Design systolic_array, start of the top module:
module systolic_array #(
  parameter integer ARRAY_N               = 4,
  parameter integer ARRAY_M               = 2,
  parameter integer PMAX                  = 8,
  parameter integer PMIN                  = 2,
  parameter integer ACT_WIDTH             = ARRAY_N * PMAX * (PMAX/PMIN),
  parameter integer WGT_WIDTH             = ARRAY_M * ARRAY_N * PMAX * (PMAX/PMIN),
  parameter integer ACCUMULATOR_WIDTH     = 4 * PMAX,
  parameter integer OUT_WIDTH             = ARRAY_M * ACCUMULATOR_WIDTH,
  parameter integer MODE_WIDTH            = $clog2(PMAX/PMIN) * 2
) (
  input  wire                               clk,
  input  wire                               reset,
  input  wire                               out_valid,
  input  wire                               acc_clear,
  input  wire        [ ACT_WIDTH  -1 : 0 ]  activation_in,
  input  wire        [ WGT_WIDTH  -1 : 0 ]  weight_in,
  input  wire        [ MODE_WIDTH -1 : 0 ]  mode,
  output wire        [ OUT_WIDTH  -1 : 0 ]  activation_out,
  output wire                               activation_valid
);
Size: about 9,700 cells after synthesis, about 460 I/O pins.
Settings: LEC_CHECK=0, CAP_MARGIN=20, CORE_ASPECT_RATIO=0.64, CORE_MARGIN=2, CORE_UTILIZATION=60, CTS_CLUSTER_SIZE=61, MAX_ROUTING_LAYER=met4, PLACE_DENSITY_LB_ADDON=0.02, SETUP_SLACK_MARGIN=0.37, SLEW_MARGIN=35, TNS_END_PERCENT=5; clock period 6.04 ns.
run.sh (not shown) runs the stock make flow with config.mk's settings and CLKGATE_MAP_FILE=.
The starting point reached the layout checks and failed them: negative setup slack.
Change:
- CORE_ASPECT_RATIO: 0.64 -> not set
- CORE_UTILIZATION: 60 -> 72
- CTS_CLUSTER_SIZE: 61 -> not set
- MAX_ROUTING_LAYER: met4 -> not set
- PLACE_DENSITY: not set -> 0.38
- PLACE_DENSITY_LB_ADDON: 0.02 -> not set
- SETUP_SLACK_MARGIN: 0.37 -> not set
- SLEW_MARGIN: 35 -> 20
- TNS_END_PERCENT: 5 -> not set
- clock period: 6.04 -> 4.82 ns (I/O delays scaled with it)
What happened: This time the run failed in clock tree synthesis (4_1_cts); synthesized area is unchanged; die area shrinks by 17%; synthesized cell count does not change.
Change:
- CORE_UTILIZATION: 72 -> 40
- PLACE_DENSITY: 0.38 -> not set
- clock period: 4.82 -> 10.9 ns (I/O delays scaled with it)
=> With this change the flow went through all stages and came out clean; area after synthesis is unchanged; die area is higher by well over a third; synthesized cell count is unchanged.
Change:
- CORE_UTILIZATION: 40 -> 67
- clock period: 10.9 -> 9.73 ns (I/O delays scaled with it)
Result: The changed run aborted during global routing (5_1_grt); synthesized area is unchanged; synthesized cell count does not change; die area is lower by well over a third.

---

red:
systolic_array again, from the RTL that the note above started with.
==> flow/design.v (excerpt) <==
module systolic_array #(
  parameter integer ARRAY_N               = 4,
  parameter integer ARRAY_M               = 2,
  parameter integer PMAX                  = 8,
  parameter integer PMIN                  = 2,
  parameter integer ACT_WIDTH             = ARRAY_N * PMAX * (PMAX/PMIN),
  parameter integer WGT_WIDTH             = ARRAY_M * ARRAY_N * PMAX * (PMAX/PMIN),
  parameter integer ACCUMULATOR_WIDTH     = 4 * PMAX,
  parameter integer OUT_WIDTH             = ARRAY_M * ACCUMULATOR_WIDTH,
  parameter integer MODE_WIDTH            = $clog2(PMAX/PMIN) * 2
) (
  input  wire                               clk,
  input  wire                               reset,
  input  wire                               out_valid,
  input  wire                               acc_clear,
  input  wire        [ ACT_WIDTH  -1 : 0 ]  activation_in,
  input  wire        [ WGT_WIDTH  -1 : 0 ]  weight_in,
  input  wire        [ MODE_WIDTH -1 : 0 ]  mode,
  output wire        [ OUT_WIDTH  -1 : 0 ]  activation_out,
  output wire                               activation_valid
);
export LEC_CHECK = 0
export CAP_MARGIN = 20
export CELL_PAD_IN_SITES_GLOBAL_PLACEMENT = 2
export CORE_ASPECT_RATIO = 1.18
export CORE_MARGIN = 10
export CORE_UTILIZATION = 63
export CTS_CLUSTER_SIZE = 79
export GPL_ROUTABILITY_DRIVEN = 0
export MAX_ROUTING_LAYER = met4
export PLACE_DENSITY_LB_ADDON = 0.1
export SETUP_SLACK_MARGIN = 2.53
export SLEW_MARGIN = 25
export TNS_END_PERCENT = 35
create_clock -name core_clock -period 19.1 [get_ports {clk}]
What ended red was a tool error in 3_1_place_gp_skip_io; the run never finished.
Input changes introduced in blue (baseline for comparison: red):
- removing CORE_ASPECT_RATIO (formerly 1.18)
- changing CORE_UTILIZATION from 63 to 40
- removing MAX_ROUTING_LAYER (formerly met4)
- setting HOLD_SLACK_MARGIN to 0.26 for the first time
- changing SLEW_MARGIN from 25 to 20
- removing CELL_PAD_IN_SITES_GLOBAL_PLACEMENT (formerly 2)
- changing TNS_END_PERCENT from 35 to 70
- changing CORE_MARGIN from 10 to 2
- removing CTS_CLUSTER_SIZE (formerly 79)
- removing PLACE_DENSITY_LB_ADDON (formerly 0.1)
- removing SETUP_SLACK_MARGIN (formerly 2.53)
- changing the clock period (ns, I/O delays scaled along) from 19.1 to 11.0
Results
blue reached the end of the flow, and the finished layout is clean on the timing, design-rule and antenna checks.
For synthesized cell count, blue and red come out practically identical.
Synthesized area: blue vs red identical
red → blue: floorplan utilization lost 23 points, area fraction in and, or, nand and nor cells comparable, cell count listed in synth_stat.txt held, row count rose 16%.
Reported for red and blue, area fraction in mux cells turned out identical to the last digit.
Taking blue as 1.0, red lands at 0.902 on height of the die.
Side by side, die area turned out higher in blue than in red.
Taking red as 1.0, blue lands at 1.3 on die span in x.
Input changes introduced in green (baseline for comparison: blue):
- TNS_END_PERCENT removed (was 70)
- SETUP_SLACK_MARGIN newly set to 2.49
- HOLD_SLACK_MARGIN removed (was 0.26)
- CORE_UTILIZATION changed from 40 to 72
- GPL_ROUTABILITY_DRIVEN removed (was 0)
- the clock period (ns, I/O delays scaled along) changed from 11.0 to 8.61
Findings:
The log for green ends in 4_1_cts with error DPL-0038, so the run never completed. Looking at core box area across both flows, green is the stronger of the two, with blue trailing. As far as area fraction in full adders, half adders and majority gates goes, green and blue are indistinguishable; the numbers are identical. blue → green: pre-CTS setup slack shrank by 1.76 ns, area of the die shows a reduction of about 44%, number of standard-cell rows in the floorplan decreased by 26% relative to the old numbers, top-level port count essentially unchanged.
Inputs modified between green and orange:
- SETUP_SLACK_MARGIN: 2.49 -> unset
- CORE_UTILIZATION: 72 -> 62
- the clock period (ns, I/O delays scaled along): 8.61 -> 9.12
Looking at full die area across green and orange, the one that comes out higher is orange. Looking only at initial core utilization, and setting everything else aside, the lower value of green and orange goes to orange. Of green and orange, the run reporting the lower chip width was green. orange ran in full, but the layout does not pass; the checks complain about setup timing.
